## v18
Design dlf_core, start of the top module:
module dlf_core (
   input             clk,
   input             rstn,
   input             dlf_en,
   input  [4:0]      tdc_dout,
   input  [17:0]     dlf_a2,
   input  [17:0]     dlf_a3,
   input  [17:0]     dlf_b1,
   input  [17:0]     dlf_b2,
   input  [14:0]     dlf_sdm_nc_in,
   output [15:0]     dlf_out,
   output            dlf_valid
   );
   wire signed [5:0]  dec_in;
   wire signed [20:0] dec_out;
   wire signed [15:0] dec_out_slc;
   wire signed [15:0] dlf_sdm_nc_in_ext;
   wire signed [15:0] dlf_in;
   wire signed [15:0] lf_out;
   wire               dec_ce;
   reg  [15:0]        dlf_out_r;
   reg                dlf_valid_r;
   assign dec_in = tdc_dout - 6'sd16;
   assign dlf_sdm_nc_in_ext = {1'b0,dlf_sdm_nc_in};
   assign dec_out_slc = dec_out[20:5];
   assign dlf_in = dec_out_slc - dlf_sdm_nc_in_ext;
   decimator decimator_1(
			 .clk(clk),
			 .enable(dlf_en),
			 .rstn(rstn),
			 .filter_in(dec_in),
			 .filter_out(dec_out),
			 .ce_out(dec_ce)
			 );
   loop_filter loop_filter_1(
			     .clk(clk),
			     .rstn(rstn),
			     .enable(dec_ce),
			     .filter_in(dlf_in),
			     .ceout(),
			     .filter_out(lf_out),
			     .a2(dlf_a2),
			     .a3(dlf_a3),
			     .b1(dlf_b1),
			     .b2(dlf_b2)
			     );
   always @(posedge clk or negedge rstn) begin
      if (rstn == 1'b0) begin
	 dlf_out_r <= 16'd0;
	 dlf_valid_r <= 1'b0;
      end
      else begin
	 dlf_valid_r <= dec_ce;
	 if (dec_ce)
	   dlf_out_r <= lf_out;
      end
   end
   assign dlf_out = dlf_out_r;
   assign dlf_valid = dlf_valid_r;
endmodule
==> flow/config.mk <==
export PLATFORM = sky130hd
export DESIGN_NAME = dlf_core
export DESIGN_NICKNAME = dlf_core
export VERILOG_FILES = /design/flow/design.v
export SDC_FILE = /design/flow/constraint.sdc
export NUM_CORES = 4
export LEC_CHECK = 0
export CAP_MARGIN = 5
export CORE_MARGIN = 2
export CORE_UTILIZATION = 72
export HOLD_SLACK_MARGIN = -0.04
export SETUP_SLACK_MARGIN = -1.09
export SLEW_MARGIN = 20
==> flow/constraint.sdc <==
create_clock -name core_clock -period 15.9 [get_ports {clk}]
set_input_delay 3.1800 -clock core_clock [delete_from_list [all_inputs] [get_ports {clk}]]
set_output_delay 3.1800 -clock core_clock [all_outputs]
set_load 0.01 [all_outputs]
run.sh (not shown) runs the stock make flow with config.mk's settings and CLKGATE_MAP_FILE=.
Nothing crashed in v18 and all stages finished; the problem is that the final layout failed, the offending checks being setup timing.
Relative to v18, the following input files were edited for v56:
--- a/flow/config.mk
+++ b/flow/config.mk
@@ -8 +8 @@
-export CAP_MARGIN = 5
+export CAP_MARGIN = 20
@@ -10,3 +10 @@
-export CORE_UTILIZATION = 72
-export HOLD_SLACK_MARGIN = -0.04
-export SETUP_SLACK_MARGIN = -1.09
+export CORE_UTILIZATION = 11
==> flow/constraint.sdc <==
create_clock -name core_clock -period 37.5 [get_ports {clk}]
set_input_delay 7.5000 -clock core_clock [delete_from_list [all_inputs] [get_ports {clk}]]
set_output_delay 7.5000 -clock core_clock [all_outputs]
set_load 0.01 [all_outputs]
==> results <==
v56 finished all stages; the layout is clean.
v56 against v18: sequential share of layout area about even, area of the placeable core rose 470000 um^2, design area rose about 0.8%.
Of the two values seen for top metal layer carrying routed signals, met4 was produced by v18 and met5 by v56.
[inputs] v58 vs v56
--- a/flow/config.mk
+++ b/flow/config.mk
@@ -10 +10,2 @@
-export CORE_UTILIZATION = 11
+export CORE_UTILIZATION = 71
+export HOLD_SLACK_MARGIN = -0.05
==> flow/constraint.sdc <==
create_clock -name core_clock -period 13.7 [get_ports {clk}]
set_input_delay 2.7400 -clock core_clock [delete_from_list [all_inputs] [get_ports {clk}]]
set_output_delay 2.7400 -clock core_clock [all_outputs]
set_load 0.01 [all_outputs]
## What came out
v58 finished all stages; layout check result: FAIL, due to setup timing. Higher clock skew among v58 and v56: v56. Between v58 and v56, it is v58 whose overall die area is lower, by 470000 um^2. Summary of v58 over v56: global routing usage on met1 now sits higher, cell area lost 0.64%. Area growth from synthesis to layout (lower): v58. Compared to v56, the router laid down less metal wire for v58. Comparing v58 against v56, there is no change at all in post-detailed-route DRC marker count. Going from v56 to v58, setup slack dropped 14.64 ns, slew at the pin closest to its max-slew limit dropped 0.085 ns, post-detailed-placement half-perimeter wirelength dropped about 6%, instance area after placement dropped 2000 um^2.
What v2 does differently from v58 at the input level:
--- a/flow/config.mk
+++ b/flow/config.mk
@@ -10,2 +10 @@
-export CORE_UTILIZATION = 71
-export HOLD_SLACK_MARGIN = -0.05
+export CORE_UTILIZATION = 22
==> flow/constraint.sdc <==
create_clock -name core_clock -period 32.9 [get_ports {clk}]
set_input_delay 6.5800 -clock core_clock [delete_from_list [all_inputs] [get_ports {clk}]]
set_output_delay 6.5800 -clock core_clock [all_outputs]
set_load 0.01 [all_outputs]
==> results <==
- v2 completed end to end with timing, DRC and antenna clean.
- Placeable core region sits higher in v2 than in v58.
- Relative to v58, maximum number of pins on one net before global-route repair decreased by 5.4% in v2.
- In v2 relative to v58, count of clock-net buffers in the final layout had gone down by more than 10%.
- Proportion of cell area occupied by multi-input gates up 2.3 points in v2 wrt v58
- v2: data required time of the worst path 19.23 ns above v58
- Final instance area, v58 and v2: lower on v2
- Delta(placer's final routability congestion estimate, v2 - v58) < 0
- On area occupied by multi-input gates, the higher figure sits with v58, not v2.
Input-level comparison between v33 and v2:
--- a/flow/config.mk
+++ b/flow/config.mk
@@ -10,2 +10,3 @@
-export CORE_UTILIZATION = 22
-export SLEW_MARGIN = 20
+export CORE_UTILIZATION = 40
+export SLEW_MARGIN = 35
+export TNS_END_PERCENT = 75
==> flow/constraint.sdc <==
create_clock -name core_clock -period 25.0 [get_ports {clk}]
set_input_delay 5.0000 -clock core_clock [delete_from_list [all_inputs] [get_ports {clk}]]
set_output_delay 5.0000 -clock core_clock [all_outputs]
set_load 0.01 [all_outputs]
--- outcome ---
- Comparing global-route wire length before repair for v2 and v33, the bigger number came from v2.
- In the metrics for v2 and v33, the one carrying the lower via count is v2.
- v33 — global routing usage on met2 15 points higher, v2 as reference
- v33 -> v2: post-synthesis sequential element count delta 0, exact match
- The share of the core filled with cells in the final layout in v33 was higher than what v2 gave.
- Register-to-register slack for v33: 6.74 ns down relative to v2
- Compared with v2, v33 shows a critical path depth in cells that is 1.4% lower.
- v33 vs v2: met1 layer wirelength in the final routing down by a few percent
- Comparing v2 and v33, the lower non-clock buffer count was measured on v2.
- When v33 is measured against v2, its slew at the pin with the worst max-slew slack turns out 0.0059 ns higher.
- Sort v2 and v33 by detail-routed net length per standard cell, descending, and v33 comes first.
#### Input delta (v6 over v33)
--- a/flow/config.mk
+++ b/flow/config.mk
@@ -7,0 +8 @@
+export ABC_AREA = 1
@@ -9 +10,3 @@
-export CORE_MARGIN = 2
+export CELL_PAD_IN_SITES_GLOBAL_PLACEMENT = 2
+export CORE_ASPECT_RATIO = 0.7
+export CORE_MARGIN = 10
@@ -11,2 +14,6 @@
-export SLEW_MARGIN = 35
-export TNS_END_PERCENT = 75
+export GPL_ROUTABILITY_DRIVEN = 0
+export MAX_ROUTING_LAYER = met4
+export MIN_ROUTING_LAYER = met2
+export PLACE_DENSITY = 0.61
+export SLEW_MARGIN = 30
+export TNS_END_PERCENT = 15
[summary]
- Reported for v6 and v33, remaining design rule violation count turned out identical to the last digit.
- Looking at worst hold margin across both flows, v6 is the stronger of the two, with v33 trailing.
- Summary: with v33 as the reference, detailed-route vias per instance in v6 moved up by more than a quarter.
- Cmp v6 vs v33: die area higher in v6
- The cell count in v6 is 1.08 times that in v33.
- Going from v33 to v6, area figure in the yosys stat output decreased by about 0.8% relative to the old numbers.
